==> inputs of exp/harbor <==
==> flow/design.v <==
module debounce (
  clk,
  reset_n,
  data_in,
  data_out
);
  parameter WIDTH = 32;            
  parameter POLARITY = "HIGH";     
  parameter TIMEOUT = 50000;       
  parameter TIMEOUT_WIDTH = 16;    
  input wire clk;
  input wire reset_n;
  input wire [WIDTH-1:0] data_in;
  output wire [WIDTH-1:0] data_out;
  reg [TIMEOUT_WIDTH-1:0] counter [0:WIDTH-1];
  wire counter_reset [0:WIDTH-1];
  wire counter_enable [0:WIDTH-1];
  genvar i;
  generate for (i = 0; i < WIDTH; i = i+1)
  begin:  debounce_counter_loop
    always @ (posedge clk or negedge reset_n)
    begin
      if (reset_n == 0)
      begin
        counter[i] <= 0;
      end
      else
      begin
        if (counter_reset[i] == 1)   
        begin
          counter[i] <= 0;
        end
        else if (counter_enable[i] == 1)
        begin
          counter[i] <= counter[i] + 1'b1;
        end
      end
    end
    if (POLARITY == "HIGH")
    begin
      assign counter_reset[i] = (data_in[i] == 0);
      assign counter_enable[i] = (data_in[i] == 1) & (counter[i] < TIMEOUT);
      assign data_out[i] = (counter[i] == TIMEOUT) ? 1'b1 : 1'b0;
    end
    else
    begin
      assign counter_reset[i] = (data_in[i] == 1);
      assign counter_enable[i] = (data_in[i] == 0) & (counter[i] < TIMEOUT);
      assign data_out[i] = (counter[i] == TIMEOUT) ? 1'b0 : 1'b1;    
    end
  end  
  endgenerate
endmodule
==> flow/run.sh <==
#!/bin/bash
# the make line also repeats each setting of config.mk as NAME=value (left out here)
make -C /OpenROAD-flow-scripts/flow DESIGN_CONFIG=/design/flow/config.mk WORK_HOME=/design/flow/orfs CLKGATE_MAP_FILE= finish
==> flow/config.mk <==
export PLATFORM = sky130hd
export DESIGN_NAME = debounce
export DESIGN_NICKNAME = debounce
export VERILOG_FILES = /design/flow/design.v
export SDC_FILE = /design/flow/constraint.sdc
export NUM_CORES = 4
export LEC_CHECK = 0
export ABC_AREA = 1
export CAP_MARGIN = 20
export CORE_MARGIN = 2
export CORE_UTILIZATION = 72
export CTS_CLUSTER_DIAMETER = 400
export CTS_CLUSTER_SIZE = 10
export SETUP_SLACK_MARGIN = 0.24
export SLEW_MARGIN = 20
==> flow/constraint.sdc <==
create_clock -name core_clock -period 2.22 [get_ports {clk}]
set_input_delay 0.4440 -clock core_clock [delete_from_list [all_inputs] [get_ports {clk}]]
set_output_delay 0.4440 -clock core_clock [all_outputs]
set_load 0.01 [all_outputs]
==> inputs of exp/lagoon, as changes to exp/harbor <==
Settings changed: CTS_CLUSTER_DIAMETER 400 to 374, CTS_CLUSTER_SIZE 10 to default, PLACE_DENSITY_LB_ADDON from default to 0.01, SETUP_SLACK_MARGIN 0.24 to 0.64.
==> flow/constraint.sdc (replaced) <==
create_clock -name core_clock -period 2.23 [get_ports {clk}]
set_input_delay 0.4460 -clock core_clock [delete_from_list [all_inputs] [get_ports {clk}]]
set_output_delay 0.4460 -clock core_clock [all_outputs]
set_load 0.01 [all_outputs]
==> results.toml <==
# flow metrics
[run_status]
status = "failed layout checks"
so_faults = "setup timing"

[worst_setup_path]
path_buffers = 3
crit_start = "counter[0][0]$_DFFE_PN0P_"
critPathMaxFanout = 3

[grt]
grt_max_degree = 85
globalRouteMet3Util_pct = 4.37

[sta]
final-setup-viol-count = 4
setup_ws_ns = -0.143

[final_layout]
fillers = 2621
logic_area_um2 = 16700
[end of results for exp/harbor]
==> results.toml <==
# flow metrics
[sta]
final-setup-viol-count = 19
period_used_pct = 113
setup_ws_ns = -0.284
hold_violations = 0

[routing]
ant_nets = 0
drt-initial-drc-count = 5151

[worst_setup_path]
crit_start = "counter[17][13]$_DFFE_PN0P_"
start_kind = "flop"
path_buffers = 2
critPathMaxFanout = 4

[final_layout]
fillers = 1910
logic_area_um2 = 18000

[logic_synthesis]
ys_warn_count = 2
async_reset_ff_share_pct = 100

[grt]
globalRouteMet3Util_pct = 4.49

[run_status]
status = "failed layout checks"
so_faults = "setup timing"

[cts]
clockRootBuffer = "clkbuf_16"
[end of results for exp/lagoon]

==> inputs of v8 <==
// debounce: RTL as listed in full above, without the edits since
clock: 2.23 ns
lec_check: 0
abc_area: 1
cap_margin: 20
core_margin: 2
core_utilization: 70
cts_cluster_diameter: 374
setup_slack_margin: 0.12
slew_margin: 20
run.sh (not shown) runs the stock make flow with config.mk's settings and CLKGATE_MAP_FILE=.
==> inputs of v17, as changes to v8 <==
--- a/flow/config.mk
+++ b/flow/config.mk
@@ -7,8 +7,12 @@
 export LEC_CHECK = 0
 export ABC_AREA = 1
 export CAP_MARGIN = 20
+export CELL_PAD_IN_SITES_DETAIL_PLACEMENT = 0
+export CORE_ASPECT_RATIO = 0.92
 export CORE_MARGIN = 2
-export CORE_UTILIZATION = 70
-export CTS_CLUSTER_DIAMETER = 374
-export SETUP_SLACK_MARGIN = 0.12
-export SLEW_MARGIN = 20
+export CORE_UTILIZATION = 72
+export CTS_CLUSTER_DIAMETER = 31
+export CTS_CLUSTER_SIZE = 15
+export PLACE_DENSITY_LB_ADDON = 0.29
+export SETUP_SLACK_MARGIN = -0.2
+export SLEW_MARGIN = 10
==> flow/constraint.sdc (replaced) <==
create_clock -name core_clock -period 2.22 [get_ports {clk}]
set_input_delay 0.4440 -clock core_clock [delete_from_list [all_inputs] [get_ports {clk}]]
set_output_delay 0.4440 -clock core_clock [all_outputs]
set_load 0.01 [all_outputs]
==> notes <==
v17 finished but failed the layout checks on negative setup slack. v8 finished but failed the layout checks on negative setup slack.
Sequential share of layout area: v8 is lower than v17 (0.48 points).
Hold slack: v17 is lower than v8 (0.035 ns).
In v17 the clock power is larger than in v8, by 58%.
Between v17 and v8, the lower via count is in v17 (gap about 0.6%, measured against v8).
Between v8 and v17, the lower first-iteration DRC count is in v17 (gap about 2.6%, measured against v17).
In v17 the power is larger than in v8, by about 26%.
Of v8 and v17, v17 has the higher global-route usage (gap 2.3 points).
Between v8 and v17, the lower clock skew is in v8 (gap 0.0047 ns).
Synthesized cell count is the same in v17 and v8.
Combinational power: v8 is larger than v17 (about 23%).

==> job 993 <==
Starts from the design.v that is shown in full above.
Settings: LEC_CHECK=0, ABC_AREA=1, CAP_MARGIN=5, CORE_MARGIN=2, CORE_UTILIZATION=72, CTS_CLUSTER_SIZE=27, HOLD_SLACK_MARGIN=0.3, SLEW_MARGIN=20; clock period 2.25 ns.
==> job 2741 (differences from job 993) <==
ABC_AREA = not set   (was 1)
CAP_MARGIN = 20   (was 5)
CORE_UTILIZATION = 50   (was 72)
CTS_CLUSTER_SIZE = not set   (was 27)
HOLD_SLACK_MARGIN = not set   (was 0.3)
==> flow/constraint.sdc (replaced) <==
create_clock -name core_clock -period 3.99 [get_ports {clk}]
set_input_delay 0.7980 -clock core_clock [delete_from_list [all_inputs] [get_ports {clk}]]
set_output_delay 0.7980 -clock core_clock [all_outputs]
set_load 0.01 [all_outputs]
==> job 6788 (differences from job 993) <==
ABC_AREA = not set   (was 1)
CAP_MARGIN = 40   (was 5)
CORE_UTILIZATION = 18   (was 72)
CTS_CLUSTER_DIAMETER = 47   (was not set)
CTS_CLUSTER_SIZE = 83   (was 27)
GPL_TIMING_DRIVEN = 0   (was not set)
HOLD_SLACK_MARGIN = -0.1   (was 0.3)
MIN_ROUTING_LAYER = met1   (was not set)
PLACE_DENSITY_LB_ADDON = 0.04   (was not set)
==> flow/constraint.sdc (replaced) <==
create_clock -name core_clock -period 3.22 [get_ports {clk}]
set_input_delay 0.6440 -clock core_clock [delete_from_list [all_inputs] [get_ports {clk}]]
set_output_delay 0.6440 -clock core_clock [all_outputs]
set_load 0.01 [all_outputs]
==> job 2991 (differences from job 993) <==
ABC_AREA = not set   (was 1)
CAP_MARGIN = 20   (was 5)
CORE_UTILIZATION = 60   (was 72)
CTS_CLUSTER_SIZE = 84   (was 27)
HOLD_SLACK_MARGIN = not set   (was 0.3)
MAX_ROUTING_LAYER = met4   (was not set)
SETUP_SLACK_MARGIN = 0.8   (was not set)
==> flow/constraint.sdc (replaced) <==
create_clock -name core_clock -period 2.72 [get_ports {clk}]
set_input_delay 0.5440 -clock core_clock [delete_from_list [all_inputs] [get_ports {clk}]]
set_output_delay 0.5440 -clock core_clock [all_outputs]
set_load 0.01 [all_outputs]
==> qor summary <==
Status: job 2741 no timing/DRC/antenna violations; job 6788 no timing/DRC/antenna violations; job 2991 failed layout checks; job 993 failed layout checks
Violated checks: job 2741 -; job 6788 -; job 2991 setup timing; job 993 setup timing
DR vias/cell: job 2741 5.59; job 6788 4.12; job 2991 5.88; job 993 5.62
Fraction of standard cell area that is sequential: job 2741 0.394; job 6788 0.339; job 2991 0.359; job 993 0.358
FF-to-FF setup slack: job 2741 1.39 ns; job 6788 0.68 ns; job 2991 0.51 ns; job 993 0.37 ns
Mi-comb count: job 2741 2378; job 6788 2378; job 2991 2382; job 993 3524
Cell area after placement: job 2741 0.0304 sq mm; job 6788 0.0325 sq mm; job 2991 0.0306 sq mm; job 993 0.0329 sq mm
Portion of total power attributed to combinational logic: job 2741 0.043; job 6788 0.032; job 2991 0.055; job 993 0.054
Pin count of the biggest net entering global routing: job 2741 88; job 6788 80; job 2991 82; job 993 77
Top cell type's share of synthesized area: job 2741 0.442; job 6788 0.442; job 2991 0.442; job 993 0.411
And+or+nand+nor area frac: job 2741 0.301; job 6788 0.301; job 2991 0.301; job 993 0.410
XOR/XNOR Fraction of Synth Area: job 2741 0.102; job 6788 0.102; job 2991 0.102; job 993 0.0155
Clock distribution area overhead in the final layout: job 2741 0.0649; job 6788 0.130; job 2991 0.0533; job 993 0.0535
DIE AREA: job 2741 0.0599 sq mm; job 6788 0.164 sq mm; job 2991 0.0501 sq mm; job 993 0.0449 sq mm
Worst-case reg-to-reg path depth: job 2741 5; job 6788 6; job 2991 5; job 993 8

==> 12-19 <==
RTL: the design.v shown in full above, as it stands there.
clock: 3.43 ns
lec_check: 0
abc_area: 1
cap_margin: 20
core_margin: 2
core_utilization: 61
slew_margin: 20
==> 10-02: changes against 12-19 <==
--- a/flow/config.mk
+++ b/flow/config.mk
@@ -10,3 +10,6 @@
 export CORE_MARGIN = 2
-export CORE_UTILIZATION = 61
+export CORE_UTILIZATION = 72
+export CTS_CLUSTER_DIAMETER = 397
+export CTS_CLUSTER_SIZE = 10
+export SETUP_SLACK_MARGIN = 0.45
 export SLEW_MARGIN = 20
==> flow/constraint.sdc (replaced) <==
create_clock -name core_clock -period 2.22 [get_ports {clk}]
set_input_delay 0.4440 -clock core_clock [delete_from_list [all_inputs] [get_ports {clk}]]
set_output_delay 0.4440 -clock core_clock [all_outputs]
set_load 0.01 [all_outputs]
==> results <==
12-19 finished clean. 10-02 ran to the end with violations: negative setup slack. Cell area: 10-02 is higher than 12-19 (6.8%). Between 10-02 and 12-19, the lower critical path depth is in 12-19 (gap 1). Between 10-02 and 12-19, the lower global-route usage is in 12-19 (gap 7.6 points). Against 12-19, the register-to-register slack of 10-02 is lower by 1.0 ns.
==> figures <==
quantity                                                               10-02                       12-19
Result of the run                                   finished with violations  no timing/DRC/antenna violations
Layout check failures                                   negative setup slack                           -
P_sw                                                                 4.52 mW                     2.94 mW
Number of buffers inserted by hold repair at cts                           1                           0
Sequential logic power                                               9.60 mW                     6.21 mW
Reg-to-reg startpoint                             counter[15][8]$_DFFE_PN0P_  counter[7][10]$_DFFE_PN0P_
Vias                                                                   31800                       28500
Total leakage power                                                  17.9 nW                     16.5 nW
Sequential cell area                                              12800 um^2                  12800 um^2
Worst setup startpoint                             counter[0][0]$_DFFE_PN0P_  counter[28][6]$_DFFE_PN0P_
Horizontal extent of the die                                          212 um                      230 um

==> trial 36 <==
RTL: the design.v shown in full above, as it stands there.
export LEC_CHECK = 0
export ABC_AREA = 1
export CAP_MARGIN = 20
export CORE_MARGIN = 2
export CORE_UTILIZATION = 72
export CTS_CLUSTER_DIAMETER = 397
export CTS_CLUSTER_SIZE = 10
export SETUP_SLACK_MARGIN = 0.38
export SLEW_MARGIN = 20
create_clock -name core_clock -period 2.22 [get_ports {clk}]
==> inputs of build 43, as changes to trial 36 <==
- CORE_UTILIZATION: 72 -> 70
- CTS_CLUSTER_DIAMETER: 397 -> 374
- CTS_CLUSTER_SIZE: 10 -> unset
- PLACE_DENSITY_LB_ADDON: unset -> 0.01
- SETUP_SLACK_MARGIN: 0.38 -> 0.66
==> flow/constraint.sdc (replaced) <==
create_clock -name core_clock -period 2.23 [get_ports {clk}]
set_input_delay 0.4460 -clock core_clock [delete_from_list [all_inputs] [get_ports {clk}]]
set_output_delay 0.4460 -clock core_clock [all_outputs]
set_load 0.01 [all_outputs]
==> summary of the runs <==
Trial 36 produced a layout that fails on setup timing. Build 43 ran to the end with violations: setup timing.
In sequential cell count, trial 36 and build 43 do not differ.
Between trial 36 and build 43, the lower clock skew is in build 43 (gap 0.0060 ns).
Against build 43, the cell count of trial 36 is smaller by about 2.6%.
In area after synthesis, build 43 and trial 36 do not differ.
Between build 43 and trial 36, the lower first-iteration DRC count is in trial 36 (gap 49%, measured against trial 36).
Against build 43, the final area of trial 36 is smaller by 7.8%.

==> trial 6 <==
Starts from the design.v that is shown in full above.
export LEC_CHECK = 0
export ABC_AREA = 1
export CAP_MARGIN = 20
export CORE_MARGIN = 2
export CORE_UTILIZATION = 72
export CTS_CLUSTER_DIAMETER = 397
export SLEW_MARGIN = 20
create_clock -name core_clock -period 2.22 [get_ports {clk}]
==> trial 50: changes against trial 6 <==
--- a/flow/config.mk
+++ b/flow/config.mk
@@ -8,6 +8,11 @@
 export ABC_AREA = 1
 export CAP_MARGIN = 20
+export CELL_PAD_IN_SITES_DETAIL_PLACEMENT = 0
+export CORE_ASPECT_RATIO = 0.92
 export CORE_MARGIN = 2
 export CORE_UTILIZATION = 72
-export CTS_CLUSTER_DIAMETER = 397
-export SLEW_MARGIN = 20
+export CTS_CLUSTER_DIAMETER = 31
+export CTS_CLUSTER_SIZE = 15
+export PLACE_DENSITY_LB_ADDON = 0.29
+export SETUP_SLACK_MARGIN = -0.16
+export SLEW_MARGIN = 10
==> qor summary <==
| quantity | trial 50 | trial 6 |
|---|---|---|
| Status | complete, but fails checks | complete, but fails checks |
| Violated checks | negative setup slack | negative setup slack |
| Layout overhead on the synthesized area | 18.6% | 15.6% |
| Sequential cell fraction of total power | 37.0% | 48.2% |
| Number of antenna violations at the first check in global routing | 3 | 1 |
| Slew at the pin closest to its max-slew limit | 0.557 ns | 0.526 ns |
| Clock power frac | 58.9% | 46.2% |
| Depth of the most critical reg-to-reg path | 8 | 10 |
| Die Ht | 204 microns | 212 microns |
| Arrival time at the worst endpoint | 1.98 ns | 1.85 ns |
| Met1 usage | 45.3% | 42.1% |
| Worst-Skew Late Latency | 0.64 ns | 0.62 ns |
| WL/cell | 14.6 microns | 13.4 microns |
| Combinational share of cell area | 44.1% | 45.6% |
| Endpoint of the most critical setup path | data_out[21] | data_out[13] |
| DR vias | 32040 | 30930 |
| Count of plain and timing-repair buffers in the layout | 218 | 288 |
| Post-route cell area | 36900 sq um | 36000 sq um |
| Total detailed-routing wirelength | 80.4 mm | 74.2 mm |
| Number of diodes | 2 | 0 |
| Final weighted congestion in routability-driven placement | 0.954 | 0.940 |
Power figures rest on the tool's default switching activity, not on a simulated workload.
